==> flow/design.v (excerpt) <==
module DMAC #(
    parameter AXI_ID_WD   = 2,
    parameter AXI_DATA_WD = 32,
    parameter AXI_ADDR_WD = 32,
    parameter AXI_STRB_WD = 4
)(
    input                      AXI_ACLK,
    input                      AXI_ARESETN,    
    input                      cmd_valid,
    input  [AXI_ADDR_WD-1 : 0] cmd_addr,
    input  [AXI_ID_WD-1   : 0] cmd_id,
    input  [1 : 0]             cmd_burst,
    input  [2 : 0]             cmd_size,
    input  [AXI_ADDR_WD-1 : 0] cmd_len,
    output                     cmd_ready,
    output                     cmd_abort,
    output [AXI_ADDR_WD-1 : 0] AXI_AWADDR,
    output [AXI_ID_WD-1   : 0] AXI_AWID,
    output [1 : 0]             AXI_AWBURST,
    output [2 : 0]             AXI_AWSIZE,
    output [7 : 0]             AXI_AWLEN,
    output                     AXI_AWVALID,
    input                      AXI_AWREADY,
    output [AXI_DATA_WD-1 : 0] AXI_WDATA,
    output [AXI_STRB_WD-1 : 0] AXI_WSTRB,
    output                     AXI_WLAST,
    output                     AXI_WVALID,
    input                      AXI_WREADY,
    input  [AXI_ID_WD-1   : 0] AXI_BID,
    input  [1 : 0]             AXI_BRESP,
    input                      AXI_BVALID,
    output                     AXI_BREADY,
    output [AXI_ADDR_WD-1 : 0] AXI_ARADDR,
    output [AXI_ID_WD-1   : 0] AXI_ARID,
    output [1 : 0]             AXI_ARBURST,
    output [2 : 0]             AXI_ARSIZE,
    output [7 : 0]             AXI_ARLEN,
    output                     AXI_ARVALID,
    input                      AXI_ARREADY,
    input  [AXI_DATA_WD-1 : 0] AXI_RDATA,
    input                      AXI_RLAST,
    input  [AXI_ID_WD-1   : 0] AXI_RID,
    input  [1 : 0]             AXI_RRESP,
    input                      AXI_RVALID,
    output                     AXI_RREADY
);
wire w_cmd_ready, r_cmd_ready;
wire w_cmd_abort, r_cmd_abort;
assign cmd_ready = w_cmd_ready && r_cmd_ready;
assign cmd_abort = w_cmd_abort || r_cmd_abort;
wire cmd_valid_both = cmd_valid && cmd_ready;
axi_master_write #(
    .AXI_ID_WD(AXI_ID_WD),
    .AXI_DATA_WD(AXI_DATA_WD),
    .AXI_ADDR_WD(AXI_ADDR_WD),
    .AXI_STRB_WD(AXI_STRB_WD)
) axi_master_write(
    .M_AXI_ACLK(AXI_ACLK),
    .M_AXI_ARESETN(AXI_ARESETN),    
    .w_cmd_valid(cmd_valid_both),
    .w_cmd_addr(cmd_addr),
    .w_cmd_id(cmd_id),
    .w_cmd_burst(cmd_burst),
  ...
For scale: ~1,900 cells after synthesis, roughly 0.018 mm2 of cells after synthesis.
Settings: LEC_CHECK=0, CAP_MARGIN=40, CORE_MARGIN=2, CORE_UTILIZATION=72, CTS_CLUSTER_SIZE=26, PLACE_DENSITY_LB_ADDON=0.0, SETUP_SLACK_MARGIN=1.37, SLEW_MARGIN=5, TNS_END_PERCENT=40; clock period 5.6 ns.
run.sh (not shown) runs the stock make flow with config.mk's settings and CLKGATE_MAP_FILE=.
==> next run, changes <==
Settings changed: CAP_MARGIN 40 to 20, CELL_PAD_IN_SITES_DETAIL_PLACEMENT set to 1, CORE_UTILIZATION 72 to 32, CTS_CLUSTER_SIZE 26 to unset, PLACE_DENSITY_LB_ADDON 0.0 to unset, SETUP_SLACK_MARGIN 1.37 to unset, SLEW_MARGIN 5 to 20, TNS_END_PERCENT 40 to unset.
Clock period 5.6 ns to 6.5 ns, I/O delays scaled along.
After rerunning: Power goes down by roughly a tenth; worst setup slack improved by 0.091 ns; clock power goes down by a little under a tenth; die size goes up by well over a third; wire length goes up by about a fifth; sequential share of layout area goes down by 1.0 points; clock-buffer cell count goes up by 5; utilization goes down by 48 points; via count goes down by a few percent; non-clock buffer count goes down by 5.
==> next run, changes <==
Settings changed: CELL_PAD_IN_SITES_DETAIL_PLACEMENT 1 to unset, CORE_UTILIZATION 32 to 59.
Clock period 6.5 ns to 4.51 ns, I/O delays scaled along.
Routed wire length falls by 17%.
Die area falls by 45%.
Clock skew falls by 0.017 ns.
Total power rises by 37%.
Combinational power rises by 40%.
Setup slack loses 1.0 ns.
==> next run, changes <==
Settings changed: CORE_UTILIZATION 59 to 63, CTS_CLUSTER_SIZE set to 93.
Clock period 4.51 ns to 5.63 ns, I/O delays scaled along.
Synthesized area is unchanged.
Clock skew went down by 0.0050 ns.
Worst setup slack improved by 0.90 ns.
Hold slack improved by 0.0082 ns.
Via count went up by 1.5%.
==> next run, changes <==
Settings changed: CORE_UTILIZATION 63 to 14, CTS_CLUSTER_SIZE 93 to unset.
Clock period 5.63 ns to 9.12 ns, I/O delays scaled along.
What happened: The changed run ran to the end with no violations; die area grows to 4.4 times its value; non-clock buffer count grows by 3; design area grows by 8.0%; power shrinks by 37%; final cell count grows by 56%; worst setup slack gets better by 2.5 ns; wire length grows by 26%.


## run A
DMAC again, from the RTL that the note above started with.
clock: 6.1 ns
lec_check: 0
cap_margin: 20
core_margin: 2
core_utilization: 71
cts_cluster_size: 26
place_density_lb_addon: 0.25
setup_slack_margin: 1.37
slew_margin: 20
tns_end_percent: 40
The inputs of run B differ from those of run A as listed below.
- a deleted TNS_END_PERCENT that had been 40
- a deleted CTS_CLUSTER_SIZE that had been 26
- a change of CORE_UTILIZATION from 71 to 40
- a deleted PLACE_DENSITY_LB_ADDON that had been 0.25
- a deleted SETUP_SLACK_MARGIN that had been 1.37
- a change of the clock period (ns, I/O delays scaled along) from 6.1 to 4.73
==> results <==
Run B has completed all stages; timing, DRC and antenna checks passed. Fraction of synthesized area in multiplexers: run A vs run B identical. Cell area | run B vs run A | run B larger. From run A to run B the numbers moved as follows: final cell count increased about 12%, residual DRC count held, period utilization increased by 16 points relative to the old numbers.
What run C does differently from run B at the input level:
- setting CTS_CLUSTER_SIZE to 37 for the first time
- changing CORE_UTILIZATION from 40 to 68
- changing the clock period (ns, I/O delays scaled along) from 4.73 to 2.94
==> comparison <==
- Complete run, failing final checks: run C, reason setup timing.
- Compared to run B, run C was floorplanned on a smaller die.
- Comparing run B and run C, the higher routed wire length was measured on run C.
- Measured against run C, the post-route total power of run B comes out at 0.57 times the reference value.
- Between run C and run B, it is run C whose non-clock buffer count is higher, by 99%.
- Headroom to the max-slew limit: run B and run C compared, lower one is run B
- Changes observed in run C relative to run B: number of cells on the critical path has decreased; fmax has increased; number of clock-tree buffers in the layout has decreased.
Here is what was changed in the inputs of run D compared with run C.
- a change of CORE_UTILIZATION from 68 to 72
- a deleted CTS_CLUSTER_SIZE that had been 37
- a change of the clock period (ns, I/O delays scaled along) from 2.94 to 4.73
## What came out
Relative to run C, synthesis-to-layout area growth has decreased by 13 points in run D.
Taking run C as the reference, in run D floorplan die area fell about 5.4%; global-route wire length before repair dropped about 12%.
Run D vs run C on first-iteration DRC count: run D is the lower one.
Run D -> run C: netlist area before placement delta 0, exact match
Run D finished all stages; the layout is clean.
Edits applied to the flow inputs when going from run D to run E:
- CORE_UTILIZATION: 72 -> 40
- CELL_PAD_IN_SITES_GLOBAL_PLACEMENT: unset -> 2
- the clock period (ns, I/O delays scaled along): 4.73 -> 6.64
Findings:
All of run E and run D finish clean. Cell with the biggest individual delay on the critical path = sky130_fd_sc_hd__o41ai_1: run E; cell with the biggest individual delay on the critical path = sky130_fd_sc_hd__o21ai_1: run D. Run E vs run D — final standard cell utilization of the core dropped 38 points. Looking only at required arrival time at the worst endpoint, and setting everything else aside, the lower value of run E and run D goes to run D. Post-synthesis to final-layout area growth in run E vs run D: up 2.7 points. Depth of the critical timing path with buffers and inverters included: run E higher than run D. The count of clock-buffer cells in the layout in run E is 1.2 times that in run D. Run E vs. run D: net switching power figure went down by about 28%.


== run 1 ==
DMAC again, from the RTL that the note above started with.
Settings: LEC_CHECK=0, ABC_AREA=1, CAP_MARGIN=20, CELL_PAD_IN_SITES_DETAIL_PLACEMENT=2, CELL_PAD_IN_SITES_GLOBAL_PLACEMENT=2, CORE_MARGIN=3, CORE_UTILIZATION=32, GPL_TIMING_DRIVEN=0, MAX_ROUTING_LAYER=met4, MIN_ROUTING_LAYER=met1, SLEW_MARGIN=5; clock period 6.79 ns.
Run 1 finished all stages; the layout is clean.
## Diff of input files: run 2 against run 1
--- a/flow/config.mk
+++ b/flow/config.mk
@@ -10 +10 @@
-export CELL_PAD_IN_SITES_DETAIL_PLACEMENT = 2
+export CELL_PAD_IN_SITES_DETAIL_PLACEMENT = 1
@@ -12,2 +12,3 @@
-export CORE_MARGIN = 3
-export CORE_UTILIZATION = 32
+export CORE_MARGIN = 2
+export CORE_UTILIZATION = 40
+export GPL_ROUTABILITY_DRIVEN = 0
@@ -15,3 +16,2 @@
-export MAX_ROUTING_LAYER = met4
-export MIN_ROUTING_LAYER = met1
-export SLEW_MARGIN = 5
+export MIN_ROUTING_LAYER = met2
+export SLEW_MARGIN = 20
==> flow/constraint.sdc <==
create_clock -name core_clock -period 6.4 [get_ports {AXI_ACLK}]
set_input_delay 1.2800 -clock core_clock [delete_from_list [all_inputs] [get_ports {AXI_ACLK}]]
set_output_delay 1.2800 -clock core_clock [all_outputs]
set_load 0.01 [all_outputs]
==> results <==
Relative area of clock buffers and inverters in the final design: run 2 and run 1 compared, lower one is run 2
Delta (run 2 minus run 1): delay contributed by the slowest stage of the critical path rose by 40 ps, area of the die fell 14000 µm².
Status: maximum number of pins on one net before global-route repair parity (run 1, run 2)
The run showing the smaller routing usage on met2 is run 1.
As far as count of nets after finishing is concerned, run 2 and run 1 perform about the same.
Standby leakage power | run 2 below run 1
Taking run 1 as the reference, in run 2 wire length of the first global-routing pass down about 8%, share of total power in combinational logic up 0.8 points.
Changes in run 3 relative to run 2:
==> flow/config.mk <==
export PLATFORM = sky130hd
export DESIGN_NAME = DMAC
export DESIGN_NICKNAME = DMAC
export VERILOG_FILES = /design/flow/design.v
export SDC_FILE = /design/flow/constraint.sdc
export NUM_CORES = 4
export LEC_CHECK = 0
export CAP_MARGIN = 20
export CORE_MARGIN = 2
export CORE_UTILIZATION = 68
export CTS_CLUSTER_SIZE = 37
export SLEW_MARGIN = 20
==> flow/constraint.sdc <==
create_clock -name core_clock -period 2.63 [get_ports {AXI_ACLK}]
set_input_delay 0.5260 -clock core_clock [delete_from_list [all_inputs] [get_ports {AXI_ACLK}]]
set_output_delay 0.5260 -clock core_clock [all_outputs]
set_load 0.01 [all_outputs]
Results
The flow ended early for run 3: it failed with a tool error in 5_1_grt. Summary: with run 2 as the reference, cell area after synthesis in run 3 moved down by more than 10%. Sort run 3 and run 2 by number of placement rows desc -> top: run 2. The die area in run 3 sits 47% below the value recorded for run 2. On number of buffers inserted by post-CTS setup repair: between run 3 and run 2, it ends up higher for run 3. Fraction of synthesized area in multiplexers was higher in the run labelled run 3.


Setup of build 15:
Starting RTL as in the previous note.
make LEC_CHECK=0 ABC_AREA=1 CAP_MARGIN=20 CORE_MARGIN=2 CORE_UTILIZATION=72 CTS_CLUSTER_DIAMETER=330 CTS_CLUSTER_SIZE=93 PLACE_DENSITY=0.38 SLEW_MARGIN=20 finish   # period 2.63 ns
Run status, build 15: aborted in 5_1_grt, error GRT-0232
The inputs of build 54 differ from those of build 15 as listed below.
==> flow/config.mk <==
export PLATFORM = sky130hd
export DESIGN_NAME = DMAC
export DESIGN_NICKNAME = DMAC
export VERILOG_FILES = /design/flow/design.v
export SDC_FILE = /design/flow/constraint.sdc
export NUM_CORES = 4
export LEC_CHECK = 0
export CAP_MARGIN = 20
export CORE_MARGIN = 2
export CORE_UTILIZATION = 40
export SLEW_MARGIN = 20
==> flow/constraint.sdc <==
create_clock -name core_clock -period 3.97 [get_ports {AXI_ACLK}]
set_input_delay 0.7940 -clock core_clock [delete_from_list [all_inputs] [get_ports {AXI_ACLK}]]
set_output_delay 0.7940 -clock core_clock [all_outputs]
set_load 0.01 [all_outputs]
--- outcome ---
- Build 54 did not stop at any stage, and its layout met the timing, DRC and antenna checks.
- In the tables for build 15 and build 54, number of gates given a new drive strength after cts reads lower with build 54.
- Build 15 → build 54: post-synthesis share of cell area spent on and, or, nand and nor gates went down by 8.9 points; total half-perimeter wirelength after legalization and detailed placement went down by 24%; initial standard-cell utilization of the core went down by 33 points; synthesized area divided by synthesized cell count went up by 2.3 µm²; count of buffers added by post-CTS timing repair for setup went down by 19.
What build 65 does differently from build 54 at the input level:
-- flow/config.mk --
<<< build 54, line 9
export CORE_MARGIN = 2
export CORE_UTILIZATION = 40
export SLEW_MARGIN = 20
>>> build 65, line 9
export CORE_MARGIN = 2
export CORE_UTILIZATION = 70
export CTS_CLUSTER_SIZE = 37
export SLEW_MARGIN = 20
==> flow/constraint.sdc <==
create_clock -name core_clock -period 3.35 [get_ports {AXI_ACLK}]
set_input_delay 0.6700 -clock core_clock [delete_from_list [all_inputs] [get_ports {AXI_ACLK}]]
set_output_delay 0.6700 -clock core_clock [all_outputs]
set_load 0.01 [all_outputs]
- On wire length of the first global-routing pass, build 54 beats build 65.
- Build 65 vs build 54: clock-buffer cell count down in build 65
- Setup WNS build 54 -> build 65: worse
- On data required time of the worst path: between build 65 and build 54, it ends up lower for build 65.
- NOTE: first-iteration DRC count in build 65 exceeds that of build 54
- Although it ran to completion, build 65 produced a layout that fails the final checks because of setup timing.
- Looking at portion of total power attributed to sequential cells, build 65 sits 0.8 points lower than build 54 does.
- In the reports for build 65 and build 54, the smaller total via count after detailed routing belongs to build 54.
- Footprint of the multi-input gates grows by a few percent when moving from build 54 to build 65.
Setup changes, build 65 to build 5
-- flow/config.mk --
<<< build 65, line 11
export CTS_CLUSTER_SIZE = 37
export SLEW_MARGIN = 20
>>> build 5, line 11
export CTS_CLUSTER_SIZE = 37
export HOLD_SLACK_MARGIN = 0.29
export SETUP_SLACK_MARGIN = 0.93
export SLEW_MARGIN = 20
--- outcome ---
- Build 5 did not run to completion, as it errored out during 5_1_grt.
- Against build 65, post-detailed-placement cell area in build 5 rose slightly.
- As far as die area goes, build 5 and build 65 are indistinguishable; the numbers are identical.
- Build 5 ends up with higher post-CTS setup-driven buffer insertion count than build 65 does.
- Reported for build 65 and build 5, area of the core turned out identical to the last digit.
- Re core utilization before placement: no difference whatsoever between build 65 and build 5.
- Comparing build 65 with build 5, the number of nets in the synthesized netlist came out essentially unchanged.
- Diff build 65 -> build 5: number of placed cells counting well taps saw a decrease; placed wire-length estimate after detailed placement saw little to no change; post-cts resize count saw an increase; worst setup slack before clock tree synthesis saw an increase.
> inputs changed (build 5 -> build 26)
-- flow/config.mk --
<<< build 5, line 9
export CORE_MARGIN = 2
export CORE_UTILIZATION = 70
export CTS_CLUSTER_SIZE = 37
export HOLD_SLACK_MARGIN = 0.29
export SETUP_SLACK_MARGIN = 0.93
export SLEW_MARGIN = 20
>>> build 26, line 9
export CORE_MARGIN = 2
export CORE_UTILIZATION = 68
export CTS_CLUSTER_SIZE = 37
export SETUP_SLACK_MARGIN = 0.81
export SLEW_MARGIN = 20
==> flow/constraint.sdc <==
create_clock -name core_clock -period 3.55 [get_ports {AXI_ACLK}]
set_input_delay 0.7100 -clock core_clock [delete_from_list [all_inputs] [get_ports {AXI_ACLK}]]
set_output_delay 0.7100 -clock core_clock [all_outputs]
set_load 0.01 [all_outputs]
--- outcome ---
No crash in build 26: every stage finished, but the layout fails its final checks due to setup timing.
Taking build 5 as the reference, in build 26 placed cell area -about 1.7%, number of instances resized during post-cts repair decreased by 99 relative to the old numbers, die size now larger, average instance area after synthesis stayed essentially flat, cell area after synthesis level.


DMAC again, from the RTL that the note above started with.
Settings: LEC_CHECK=0, CAP_MARGIN=20, CORE_MARGIN=2, CORE_UTILIZATION=67, CTS_CLUSTER_DIAMETER=357, CTS_CLUSTER_SIZE=15, SETUP_SLACK_MARGIN=-0.3, SLEW_MARGIN=20, TNS_END_PERCENT=5; clock period 2.94 ns.
The starting point produced a layout that fails on setup timing.
Next try:
CORE_UTILIZATION = 70   (was 67)
CTS_CLUSTER_DIAMETER = default   (was 357)
CTS_CLUSTER_SIZE = 35   (was 15)
HOLD_SLACK_MARGIN = 0.3   (was default)
The changed run produced a layout that fails on setup timing.
Global-route usage increases by 8.0 points.
Synthesized area does not change.
Clock skew increases by 0.0038 ns.
Design area increases by 2.8%.
Count of clock-buffer cells in the layout increases by 4.
Worst hold slack improved by 0.055 ns.
Total power increases by 13%.
Critical path depth increases by 2.
Next try:
CTS_CLUSTER_SIZE = 37   (was 35)
HOLD_SLACK_MARGIN = default   (was 0.3)
SETUP_SLACK_MARGIN = -0.26   (was -0.3)
TNS_END_PERCENT = default   (was 5)
clock period = 2.63 ns   (was 2.94 ns; I/O delays follow)
The changed run did not get past global routing (5_1_grt).
Die size stays the same.
Area after synthesis does not change.
Synthesized cell count stays the same.
Next try:
CTS_CLUSTER_DIAMETER = 202   (was default)
SETUP_SLACK_MARGIN = 0.95   (was -0.26)
clock period = 3.35 ns   (was 2.63 ns; I/O delays follow)
After rerunning: The new run stopped in global routing (5_1_grt); die size stays the same; area after synthesis is unchanged; synthesized cell count does not change.
Next try:
CORE_UTILIZATION = 65   (was 70)
CTS_CLUSTER_DIAMETER = default   (was 202)
CTS_CLUSTER_SIZE = default   (was 37)
SETUP_SLACK_MARGIN = default   (was 0.95)
clock period = 3.47 ns   (was 3.35 ns; I/O delays follow)
What happened:
- The new run finished but failed the layout checks on setup timing
- area after synthesis is unchanged
- synthesized cell count does not change
- die area is higher by about 7.5%
Power and IR drop assume default switching activity.
